## run 1
## Controller_FIR
module Controller_FIR (
	input	[7:0] 	VPPG,             
	input 		  	Find_Setting,     
	input 		  	CLK,              
	input 		  	rst_n,            
	output 	[6:0] 	DC_Comp,          
	output 	[3:0] 	pga_Gain,         
	output 		  	LED_IR,           
	output 		  	LED_RED,          
	output  [19:0] 	Out_RED_Filtered, 
	output  [19:0] 	Out_IR_Filtered,  
	output  [3:0] 	LED_Drive         
);
make LEC_CHECK=0 ABC_AREA=1 CAP_MARGIN=30 CELL_PAD_IN_SITES_DETAIL_PLACEMENT=0 CELL_PAD_IN_SITES_GLOBAL_PLACEMENT=3 CORE_MARGIN=9 CORE_UTILIZATION=29 CTS_CLUSTER_DIAMETER=36 GPL_ROUTABILITY_DRIVEN=0 MIN_ROUTING_LAYER=met2 PLACE_DENSITY_LB_ADDON=0.24 SETUP_SLACK_MARGIN=2.71 SLEW_MARGIN=35 TNS_END_PERCENT=50 finish   # period 10.6 ns
run.sh (not shown) runs the stock make flow with config.mk's settings and CLKGATE_MAP_FILE=.
Run 1 reached the end of the flow, and the finished layout is clean on the timing, DRC and antenna checks.
Edits applied to the flow inputs when going from run 1 to run 2:
- removing CELL_PAD_IN_SITES_GLOBAL_PLACEMENT (formerly 3)
- changing CORE_UTILIZATION from 29 to 68
- removing GPL_ROUTABILITY_DRIVEN (formerly 0)
- removing MIN_ROUTING_LAYER (formerly met2)
- removing PLACE_DENSITY_LB_ADDON (formerly 0.24)
- changing SLEW_MARGIN from 35 to 20
- removing TNS_END_PERCENT (formerly 50)
- removing SETUP_SLACK_MARGIN (formerly 2.71)
- changing CAP_MARGIN from 30 to 20
- removing CELL_PAD_IN_SITES_DETAIL_PLACEMENT (formerly 0)
- removing CTS_CLUSTER_DIAMETER (formerly 36)
- changing CORE_MARGIN from 9 to 2
- changing the clock period (ns, I/O delays scaled along) from 10.6 to 5.16
Results
- Run 2: complete, dirty (negative setup slack)
- Between run 2 and run 1, the clock input transition at the sequential cells of the worst setup and hold paths figures differ only marginally.
- When run 2 is measured against run 1, its final critical delay including setup and external delays turns out 0.67 ns lower.
- The wire length in run 2 is 0.820 times that in run 1.
- In run 2 relative to run 1, combinational gate area had gone up by a few percent.
- Lower share of the cycle needed by the critical path after routing among run 1 and run 2: run 1
- Run 2 vs run 1, maximum number of pins on one net before global-route repair went up by about 14%.
[inputs] run 3 vs run 2
- a deleted ABC_AREA that had been 1
- a change of CORE_UTILIZATION from 68 to 71
- a change of the clock period (ns, I/O delays scaled along) from 5.16 to 7.24
==> comparison <==
Run 3 vs. run 2: combinational gate area dropped about 2.8%, routed wire length dropped about 9%, first-pass GRT wire length dropped 7.9%, worst setup slack climbed 1.06 ns.
ir.output_data[18] as the capture point of the critical path was reported by run 3, and red.output_data[18] by run 2.
The final layout from run 3, which completed every stage, passed the timing, DRC and antenna checks at the end of the flow.
--- input diff run 3..run 4 ---
- CORE_UTILIZATION now 72, was 71
- CTS_CLUSTER_DIAMETER now 224, previously not set
- the clock period (ns, I/O delays scaled along) now 5.94, was 7.24
Notes after the runs:
Run 4 -> stages 100% | layout checks FAIL | negative setup slack
| largest stage delay on the critical path | higher: run 3 |
In the metrics for run 3 and run 4, the one carrying the lower arrival time of the worst setup path is run 4.
Run 3 has lower worst hold margin than run 4.
Run 4 against run 3; first-pass GRT wire length is up slightly.
Sort run 3 and run 4 by total negative setup slack asc -> top: run 4

* * *

build 14:
Controller_FIR again, from the RTL that the note above started with.
clock: 5.2 ns
lec_check: 0
abc_area: 1
cap_margin: 20
core_margin: 2
core_utilization: 72
cts_cluster_diameter: 224
max_routing_layer: met4
place_density_lb_addon: 0.02
setup_slack_margin: 1.49
slew_margin: 5
STATUS run=build 14 STAGES=ALL_DONE FINAL_CHECKS=FAILED CAUSE=setup timing
Here is what was changed in the inputs of build 72 compared with build 14.
Settings: clearing PLACE_DENSITY_LB_ADDON, which used to be 0.02; clearing MAX_ROUTING_LAYER, which used to be met4; clearing ABC_AREA, which used to be 1; swapping 5 for 20 in SLEW_MARGIN; clearing CTS_CLUSTER_DIAMETER, which used to be 224; clearing SETUP_SLACK_MARGIN, which used to be 1.49; swapping 72 for 65 in CORE_UTILIZATION; swapping 5.2 for 7.45 in the clock period (ns, I/O delays scaled along).
### Flow results
Build 72 finished end to end and its layout was clean on timing, DRC and antenna. Of build 14 and build 72, the higher pin slew with the least headroom to its limit belongs to build 72. Summary: with build 14 as the reference, core outline area in build 72 moved up by a little under 10%. Measured against each other, build 14 and build 72 differ in fraction of area in registers, the lower figure coming from build 14. Of build 14 and build 72, the lower routability-driven placement congestion ratio belongs to build 72. Cell count: build 72 vs build 14 down 1112. Where final HPWL from detailed placement is concerned, build 14 is outperformed by build 72.
The inputs of build 88 differ from those of build 72 as listed below.
Settings: ABC_AREA: unset -> 1; CORE_UTILIZATION: 65 -> 72; PLACE_DENSITY_LB_ADDON: unset -> 0.03; the clock period (ns, I/O delays scaled along): 7.45 -> 4.28.
[summary]
- Build 88 finished all stages; layout check result: FAIL, due to setup timing.
- The final reports for build 88 and build 72 show multi-input combinational cell count higher in the former.
- Going from build 72 to build 88, HPWL reported at the end of detailed placement grows by 9.1%.
- Diff build 72 -> build 88: tap cell count now smaller; sequential share of layout area now smaller.
- Area overhead of the layout relative to synthesis: build 88 vs build 72 up 4.3 points
- Per the comparison of build 88 with build 72, final clock skew moved up; sequential share of the synthesized area went down by 0.79 points; largest stage delay on the critical path saw an increase.
--- input diff build 88..build 50 ---
Settings: CORE_UTILIZATION changed from 72 to 63; PLACE_DENSITY_LB_ADDON removed (was 0.03); ABC_AREA removed (was 1); the clock period (ns, I/O delays scaled along) changed from 4.28 to 4.75.
==> comparison <==
Compared with build 88, build 50 shows global-route wire length before repair lower by about 7%. The final reports for build 50 and build 88 show worst hold slack after final layout higher in the former. Launch point of the worst path = ir.order[0][1]: build 50; launch point of the worst path = red.order[1][3]: build 88. The via count of build 50 falls short of that of build 88 by 7592. The lower global-route total usage across every layer came out of build 50. Build 50: flow complete, layout not clean; failing: setup timing. Taking build 88 as the reference point, the slew at the pin closest to its max-slew limit of build 50 rises by 0.040 ns. Going from build 88 to build 50, die size grows by 12%. Between build 50 and build 88, count of clock-buffer cells in the layout is lower for build 88, build 50 comes in above that.

* * *

== job 7461 ==
Starting RTL as in the previous note.
clock: 4.27 ns
lec_check: 0
abc_area: 1
cap_margin: 5
core_margin: 2
core_utilization: 66
slew_margin: 20
tns_end_percent: 5
STATUS run=job 7461 STAGES=ALL_DONE FINAL_CHECKS=FAILED CAUSE=setup timing
Here is what was changed in the inputs of job 5009 compared with job 7461.
diff --git a/flow/config.mk b/flow/config.mk
--- a/flow/config.mk
+++ b/flow/config.mk
@@ -8,2 +8 @@
-export ABC_AREA = 1
-export CAP_MARGIN = 5
+export CAP_MARGIN = 20
@@ -11 +10,2 @@
-export CORE_UTILIZATION = 66
+export CORE_UTILIZATION = 70
+export CTS_CLUSTER_SIZE = 38
@@ -13 +12,0 @@
-export TNS_END_PERCENT = 5
==> flow/constraint.sdc <==
create_clock -name core_clock -period 5.85 [get_ports {CLK}]
set_input_delay 1.1700 -clock core_clock [delete_from_list [all_inputs] [get_ports {CLK}]]
set_output_delay 1.1700 -clock core_clock [all_outputs]
set_load 0.01 [all_outputs]
Findings:
Finished, but not clean: job 5009, with setup timing. [job 5009] critical path arrival rose 0.41 ns relative to job 7461. | count of plain and timing-repair buffers in the layout | higher: job 7461 |. Job 5009: detailed route wirelength on metal2 is about 9% lower than what job 7461 reported. Job 5009 drops fewer vias than job 7461.
The inputs of job 1101 differ from those of job 5009 as listed below.
diff --git a/flow/config.mk b/flow/config.mk
--- a/flow/config.mk
+++ b/flow/config.mk
@@ -10,2 +10 @@
-export CORE_UTILIZATION = 70
-export CTS_CLUSTER_SIZE = 38
+export CORE_UTILIZATION = 40
==> flow/constraint.sdc <==
create_clock -name core_clock -period 7.24 [get_ports {CLK}]
set_input_delay 1.4480 -clock core_clock [delete_from_list [all_inputs] [get_ports {CLK}]]
set_output_delay 1.4480 -clock core_clock [all_outputs]
set_load 0.01 [all_outputs]
Findings:
- The final layout from job 1101, which completed every stage, passed the timing, DRC and antenna checks at the end of the flow.
- | job 5009 | all stages done | FAIL | setup timing |
- Looking only at clock-buffer cell count, and setting everything else aside, the lower value of job 5009 and job 1101 goes to job 5009.
- On total number of cells along the worst setup path, the higher figure sits with job 1101, not job 5009.
- In the flow results for job 5009 and job 1101, the post-placement cell area is larger on job 1101.
- Final worst setup slack delta for job 1101 relative to job 5009: 0.75 ns higher
## Diff of input files: job 7605 against job 1101
diff --git a/flow/config.mk b/flow/config.mk
--- a/flow/config.mk
+++ b/flow/config.mk
@@ -10 +10,2 @@
-export CORE_UTILIZATION = 40
+export CORE_UTILIZATION = 65
+export CTS_CLUSTER_DIAMETER = 280
==> flow/constraint.sdc <==
create_clock -name core_clock -period 5.92 [get_ports {CLK}]
set_input_delay 1.1840 -clock core_clock [delete_from_list [all_inputs] [get_ports {CLK}]]
set_output_delay 1.1840 -clock core_clock [all_outputs]
set_load 0.01 [all_outputs]
[summary]
Start point of the critical path = ir.order[0][1]$_DFFE_PN0P_: job 7605; start point of the critical path = ir.order[1][1]$_DFFE_PN0P_: job 1101. Comparing job 1101 and job 7605, the lower slew at the pin with the worst max-slew slack was measured on job 1101. On cell area, job 1101 tracks job 7605 almost exactly. The final reports for job 7605 and job 1101 show delay of the slowest critical-path stage higher in the former. Higher worst slew margin relative to its limit was reported by job 1101, not job 7605. Job 7605 ends up with lower HPWL after detailed placement than job 1101 does. Per-cell via count in the routed design, job 1101 and job 7605: lower on job 1101. Job 7605: all stages done; final checks FAILED (setup timing). Cmp job 1101 and job 7605 / number of inserted diodes / lower: job 7605. Of the two values seen for routing layer with the top usage in global route, met2 was produced by job 1101 and met1 by job 7605. NOTE global-route wire length before repair job 1101->job 7605 decreased slightly.
#### Input delta (job 5930 over job 7605)
diff --git a/flow/config.mk b/flow/config.mk
--- a/flow/config.mk
+++ b/flow/config.mk
@@ -10,2 +10 @@
-export CORE_UTILIZATION = 65
-export CTS_CLUSTER_DIAMETER = 280
+export CORE_UTILIZATION = 16
==> flow/constraint.sdc <==
create_clock -name core_clock -period 12.7 [get_ports {CLK}]
set_input_delay 2.5400 -clock core_clock [delete_from_list [all_inputs] [get_ports {CLK}]]
set_output_delay 2.5400 -clock core_clock [all_outputs]
set_load 0.01 [all_outputs]
Results
- Job 5930: full flow OK, the timing, DRC and antenna checks passed
- Non-clock buffer count: job 5930 and job 7605 compared, lower one is job 5930
- Job 7605 ended up with ir.order[0][1]$_DFFE_PN0P_ as its startpoint of the most critical setup path; job 5930 ended up with red.order[1][1]$_DFFE_PN0P_.
- [job 5930 vs job 7605] worst setup slack: higher in job 5930
- As far as aoi/oai-family share of the synthesized area goes, job 7605 and job 5930 are indistinguishable; the numbers are identical.
- Run comparison: job 5930 critical path capture point red.output_data[18]$_DFFE_PN0P_; job 7605 critical path capture point ir.output_data[18]$_DFFE_PN0P_
For job 284, these inputs were changed with respect to job 5930:
diff --git a/flow/config.mk b/flow/config.mk
--- a/flow/config.mk
+++ b/flow/config.mk
@@ -9,2 +9,3 @@
-export CORE_MARGIN = 2
-export CORE_UTILIZATION = 16
+export CORE_ASPECT_RATIO = 1.14
+export CORE_MARGIN = 7
+export CORE_UTILIZATION = 40
==> flow/constraint.sdc <==
create_clock -name core_clock -period 10.0 [get_ports {CLK}]
set_input_delay 2.0000 -clock core_clock [delete_from_list [all_inputs] [get_ports {CLK}]]
set_output_delay 2.0000 -clock core_clock [all_outputs]
set_load 0.01 [all_outputs]
[summary]
- Job 284 against job 5930; met2 wire length is up by a few percent.
- Job 284 vs job 5930 on area enclosed by the die boundary: job 284 is the lower one.
- Per the final summary, job 284 finished and its layout is clean on timing, DRC and antenna.
- Between job 284 and job 5930, it is job 284 whose core utilization is higher, by 26 points.

* * *

Setup of red:
Starting RTL as in the previous note.
==> flow/config.mk <==
export PLATFORM = sky130hd
export DESIGN_NAME = Controller_FIR
export DESIGN_NICKNAME = Controller_FIR
export VERILOG_FILES = /design/flow/design.v
export SDC_FILE = /design/flow/constraint.sdc
export NUM_CORES = 4
export LEC_CHECK = 0
export CAP_MARGIN = 35
export CELL_PAD_IN_SITES_DETAIL_PLACEMENT = 0
export CELL_PAD_IN_SITES_GLOBAL_PLACEMENT = 2
export CORE_ASPECT_RATIO = 1.33
export CORE_MARGIN = 2
export CORE_UTILIZATION = 18
export CTS_CLUSTER_SIZE = 52
export GPL_ROUTABILITY_DRIVEN = 0
export PLACE_DENSITY_LB_ADDON = 0.13
export SLEW_MARGIN = 25
export TNS_END_PERCENT = 75
==> flow/constraint.sdc <==
create_clock -name core_clock -period 7.05 [get_ports {CLK}]
set_input_delay 1.4100 -clock core_clock [delete_from_list [all_inputs] [get_ports {CLK}]]
set_output_delay 1.4100 -clock core_clock [all_outputs]
set_load 0.01 [all_outputs]
For blue, these inputs were changed with respect to red:
Settings: CELL_PAD_IN_SITES_GLOBAL_PLACEMENT no longer set, was 2; CELL_PAD_IN_SITES_DETAIL_PLACEMENT no longer set, was 0; ABC_AREA now 1, previously not set; GPL_ROUTABILITY_DRIVEN no longer set, was 0; CORE_UTILIZATION now 72, was 18; PLACE_DENSITY_LB_ADDON no longer set, was 0.13; CAP_MARGIN now 20, was 35; TNS_END_PERCENT no longer set, was 75; SLEW_MARGIN now 20, was 25; CORE_ASPECT_RATIO no longer set, was 1.33; CTS_CLUSTER_SIZE no longer set, was 52; the clock period (ns, I/O delays scaled along) now 5.5, was 7.05.
Findings:
To summarise blue: no stage aborted, but the layout did not pass its checks, failing on negative setup slack.
Wire: blue routes less than red
Against red, blue comes in 880 sq um higher on area taken by multi-input logic gates.
diff inputs: blue => green
Settings: CTS_CLUSTER_SIZE: unset -> 10; TNS_END_PERCENT: unset -> 10; SETUP_SLACK_MARGIN: unset -> 1.18; the clock period (ns, I/O delays scaled along): 5.5 -> 4.44.
[summary]
- None of the runs green and blue ends with a clean layout.
- green -> stages 100% | layout checks FAIL | negative setup slack
- Nothing crashed in blue and all stages finished; the problem is that the final layout failed, the offending checks being negative setup slack.
- Of green and blue, the higher final antenna diode count belongs to blue.
- Measured against each other, green and blue differ in final weighted congestion of routability-driven global placement, the lower figure coming from blue.
- The standard cells in green occupy more silicon area than those in blue do.
- Taking blue as the reference, in green sequential share of layout area decreased by 0.95 points relative to the old numbers; period utilization moved up.
- Run comparison: blue highest metal layer used by the detailed router met4; green highest metal layer used by the detailed router met5
- [compare] base=blue new=green: number of placed I/O pins has remained practically unchanged.
- The timing endpoint of the critical path comes out red.output_data[17] in one run and red.output_data[18] in the other, namely in blue and green respectively.
- [compare] base=blue new=green: final global-route overflow total essentially unchanged, worst setup slack down 1280 ps.
- Changes observed in green relative to blue: number of non-filler instances in the completed layout increased by 44 relative to the old numbers; final number of setup-violating endpoints went up by 14.
For orange, these inputs were changed with respect to green:
Settings: CTS_CLUSTER_SIZE changed from 10 to 60; TNS_END_PERCENT removed (was 10); SETUP_SLACK_MARGIN removed (was 1.18); ABC_AREA removed (was 1); CORE_UTILIZATION changed from 72 to 60; the clock period (ns, I/O delays scaled along) changed from 4.44 to 5.39.
[summary]
- The final report for orange shows a completed flow and a layout that fails verification, specifically negative setup slack.
- Instance count after placement with tap cells included in orange is 8.5% below green.
- Compared to green, orange reaches a lower achievable clock.
- Compared orange vs green, and post-synthesis share of cell area spent on full adders, half adders and majority gates is up in orange.
- Diff green -> orange | buffer count from post-CTS setup fixing | decrease of 5
Setup changes, orange to purple
Settings: SETUP_SLACK_MARGIN: unset -> -0.6; HOLD_SLACK_MARGIN: unset -> -0.08; CORE_UTILIZATION: 60 -> 54; the clock period (ns, I/O delays scaled along): 5.39 -> 6.77.
### Flow results
- purple against orange: combined area of the multi-input logic cells moved down; worst hold slack across all endpoints now sits lower.
- orange has a lower number of standard cells in the layout, taps in and fillers out than purple.
- Ran to the end and failed final checks on negative setup slack: purple.
